Setup of build 73:
## ARM
module ARM (
  input         clk,
  input         rst,
  output [31:0] IMEM_ADDR,
  input  [31:0] IMEM_DATA,
  output        SRAM_WE_N,
  output [16:0] SRAM_ADDR,
  output [31:0] SRAM_DQ_OUT,
  input  [31:0] SRAM_DQ_IN
);
  wire [3:0] SW = 4'b1000;
  wire branch_taken, s, WB_en, hazard, SRAM_freeze;
  wire [1:0] sel_src_1, sel_src_2;
  wire [3:0] status_bits, WB_dest, src_1, src_2, forwarding_src_1, forwarding_src_2;
  wire [31:0] branch_address, WB_value, MEM_alu_res_in;
  wire [31:0] IF_pc_out, IF_instruction_out;
  IF_Stage if_stage (
    .clk(clk),
    .rst(rst),
    .freeze(hazard | ~SRAM_freeze),
    .branch_taken(branch_taken),
    .branch_addr(branch_address),
    .instruction_in(IMEM_DATA),
    .pc(IF_pc_out),
    .instruction_address(IMEM_ADDR),
    .instruction(IF_instruction_out)
  );
  wire [31:0] ID_pc_in, ID_instruction_in;
  IF_Stage_Reg if_stage_reg (
    .clk(clk),
    .rst(rst),
    .freeze(hazard | ~SRAM_freeze),
    .flush(branch_taken),
  ...
clock: 20.0 ns
lec_check: 0
cap_margin: 40
cell_pad_in_sites_detail_placement: 1
cell_pad_in_sites_global_placement: 2
core_aspect_ratio: 1.72
core_margin: 2
core_utilization: 21
cts_cluster_size: 40
place_density_lb_addon: 0.23
setup_slack_margin: 1.0
slew_margin: 30
tns_end_percent: 80
run.sh (not shown) runs the stock make flow with config.mk's settings and CLKGATE_MAP_FILE=.
#### Input delta (build 38 over build 73)
- CELL_PAD_IN_SITES_DETAIL_PLACEMENT no longer set, was 1
- CELL_PAD_IN_SITES_GLOBAL_PLACEMENT no longer set, was 2
- TNS_END_PERCENT no longer set, was 80
- SETUP_SLACK_MARGIN now -1.21, was 1.0
- PLACE_DENSITY_LB_ADDON no longer set, was 0.23
- CTS_CLUSTER_SIZE no longer set, was 40
- CAP_MARGIN now 20, was 40
- SLEW_MARGIN now 20, was 30
- CORE_ASPECT_RATIO no longer set, was 1.72
- CORE_UTILIZATION now 58, was 21
- the clock period (ns, I/O delays scaled along) now 12.0, was 20.0
Findings:
Delta (build 38 minus build 73): register-to-register slack went down; core area went down; growth of design area from synthesis to finish went up; final worst hold slack went down.
Number of placed cells counting well taps on build 38 is down relative to build 73.
Diff build 73 -> build 38: cell area went up by about 3.5%, flop share of the area went down by 1.1 points, number of well-tap cells placed went down by 64%, post-CTS setup buffer count went up by 23.
Of build 73 and build 38, just one finished clean: build 73.
Final wirelength delta (build 38 − build 73): favourable
Modified inputs, build 51 compared to build 38
- SLEW_MARGIN: 20 -> 0
- MAX_ROUTING_LAYER: unset -> met5
- SETUP_SLACK_MARGIN: -1.21 -> 2.83
- HOLD_SLACK_MARGIN: unset -> -0.0
- MIN_ROUTING_LAYER: unset -> met1
- GPL_ROUTABILITY_DRIVEN: unset -> 1
- ABC_AREA: unset -> 0
- GPL_TIMING_DRIVEN: unset -> 0
- CORE_UTILIZATION: 58 -> 26
- CELL_PAD_IN_SITES_DETAIL_PLACEMENT: unset -> 1
- TNS_END_PERCENT: unset -> 45
- the clock period (ns, I/O delays scaled along): 12.0 -> 20.0
[summary]
Build 51 went all the way through synthesis, placement and routing and the layout is clean on timing, DRC and antenna. Final-layout clock buffer total, build 51 and build 38: higher on build 51. [compare] base=build 38 new=build 51: global-route wire length before repair went up by 130 mm; critical path depth in cells fell by 21%; data arrival time at the worst-slack endpoint up 0.78 ns. Area growth from synthesis to layout: build 51 vs build 38 up 2.2 points. From build 38 to build 51 the numbers moved as follows: total number of sequential cells about even; non-clock buffer count fell 302.
Inputs modified between build 51 and build 33:
- MAX_ROUTING_LAYER removed (was met5)
- CELL_PAD_IN_SITES_DETAIL_PLACEMENT removed (was 1)
- MIN_ROUTING_LAYER removed (was met1)
- HOLD_SLACK_MARGIN removed (was -0.0)
- CORE_UTILIZATION changed from 26 to 58
- ABC_AREA removed (was 0)
- TNS_END_PERCENT changed from 45 to 5
- GPL_TIMING_DRIVEN removed (was 0)
- SLEW_MARGIN changed from 0 to 30
- GPL_ROUTABILITY_DRIVEN removed (was 1)
- CAP_MARGIN changed from 20 to 40
- SETUP_SLACK_MARGIN removed (was 2.83)
- the clock period (ns, I/O delays scaled along) changed from 20.0 to 13.9
--- outcome ---
- Of build 33 and build 51, only build 51 finishes the flow clean.
- Build 33 completed end to end; final checks failed (setup timing).
- Diff build 33..build 51 | count of maximum capacitance violations | unchanged
- Filler-free cell count of the finished design, build 33 and build 51: smaller value in build 33
For build 71, these inputs were changed with respect to build 33:
- HOLD_SLACK_MARGIN now 0.15, previously not set
- ABC_AREA now 0, previously not set
- TNS_END_PERCENT now 80, was 5
- CTS_CLUSTER_SIZE now 40, previously not set
- CELL_PAD_IN_SITES_GLOBAL_PLACEMENT now 2, previously not set
- CELL_PAD_IN_SITES_DETAIL_PLACEMENT now 1, previously not set
- CORE_ASPECT_RATIO now 1.72, previously not set
- PLACE_DENSITY_LB_ADDON now 0.23, previously not set
- GPL_TIMING_DRIVEN now 0, previously not set
- SETUP_SLACK_MARGIN now 1.0, previously not set
- CORE_UTILIZATION now 71, was 58
- the clock period (ns, I/O delays scaled along) now 20.0, was 13.9
Results
Build 71: it failed during 3_1_place_gp_skip_io, and the tool reported FLW-0024.
The yosys synthesis chip area was comparable across build 71 and build 33.
On summed instance area of the synthesized netlist, build 71 and build 33 are basically level.
As far as area fraction in xor and xnor cells goes, build 71 and build 33 are indistinguishable; the numbers are identical.
Between build 33 and build 71, the synthesized flop and latch total does not differ in any meaningful way.
Die size, build 71 and build 33, lower one = build 71.
Between build 71 and build 33, it is build 71 whose horizontal die size is lower, by 96 um.
Relative to build 33, the starting density of the core of build 71 is higher by 13 points.
Number of placement rows up 19% in build 71 wrt build 33
Build 33 -> build 71: average cell area after synthesis delta 0, exact match
Floorplan core area delta for build 71 relative to build 33: 17000 sq um lower
The following lists how build 26 was set up differently from build 71:
- removing TNS_END_PERCENT (formerly 80)
- changing CELL_PAD_IN_SITES_DETAIL_PLACEMENT from 1 to 0
- removing CTS_CLUSTER_SIZE (formerly 40)
- removing ABC_AREA (formerly 0)
- removing CORE_ASPECT_RATIO (formerly 1.72)
- removing SETUP_SLACK_MARGIN (formerly 1.0)
- changing PLACE_DENSITY_LB_ADDON from 0.23 to 0.1
- setting CTS_CLUSTER_DIAMETER to 263 for the first time
- changing SLEW_MARGIN from 30 to 25
- changing HOLD_SLACK_MARGIN from 0.15 to -0.03
- removing CELL_PAD_IN_SITES_GLOBAL_PLACEMENT (formerly 2)
- setting GPL_ROUTABILITY_DRIVEN to 1 for the first time
- changing CORE_UTILIZATION from 71 to 58
- changing CAP_MARGIN from 40 to 5
- changing GPL_TIMING_DRIVEN from 0 to 1
- changing the clock period (ns, I/O delays scaled along) from 20.0 to 21.1
Results
- Apart from build 71, each of build 26 and build 71 ends the flow with a layout that passes the timing, design-rule and antenna checks.
- No final results exist for build 71, since it was stopped by error FLW-0024 during 3_1_place_gp_skip_io.
- The initial core utilization in build 26 was lower than what build 71 gave.
- Floorplan check, build 26 vs build 71: die outline larger in build 26
- Re synthesized area: no difference whatsoever between build 71 and build 26.
- Status: post-synthesis net count parity (build 26, build 71)
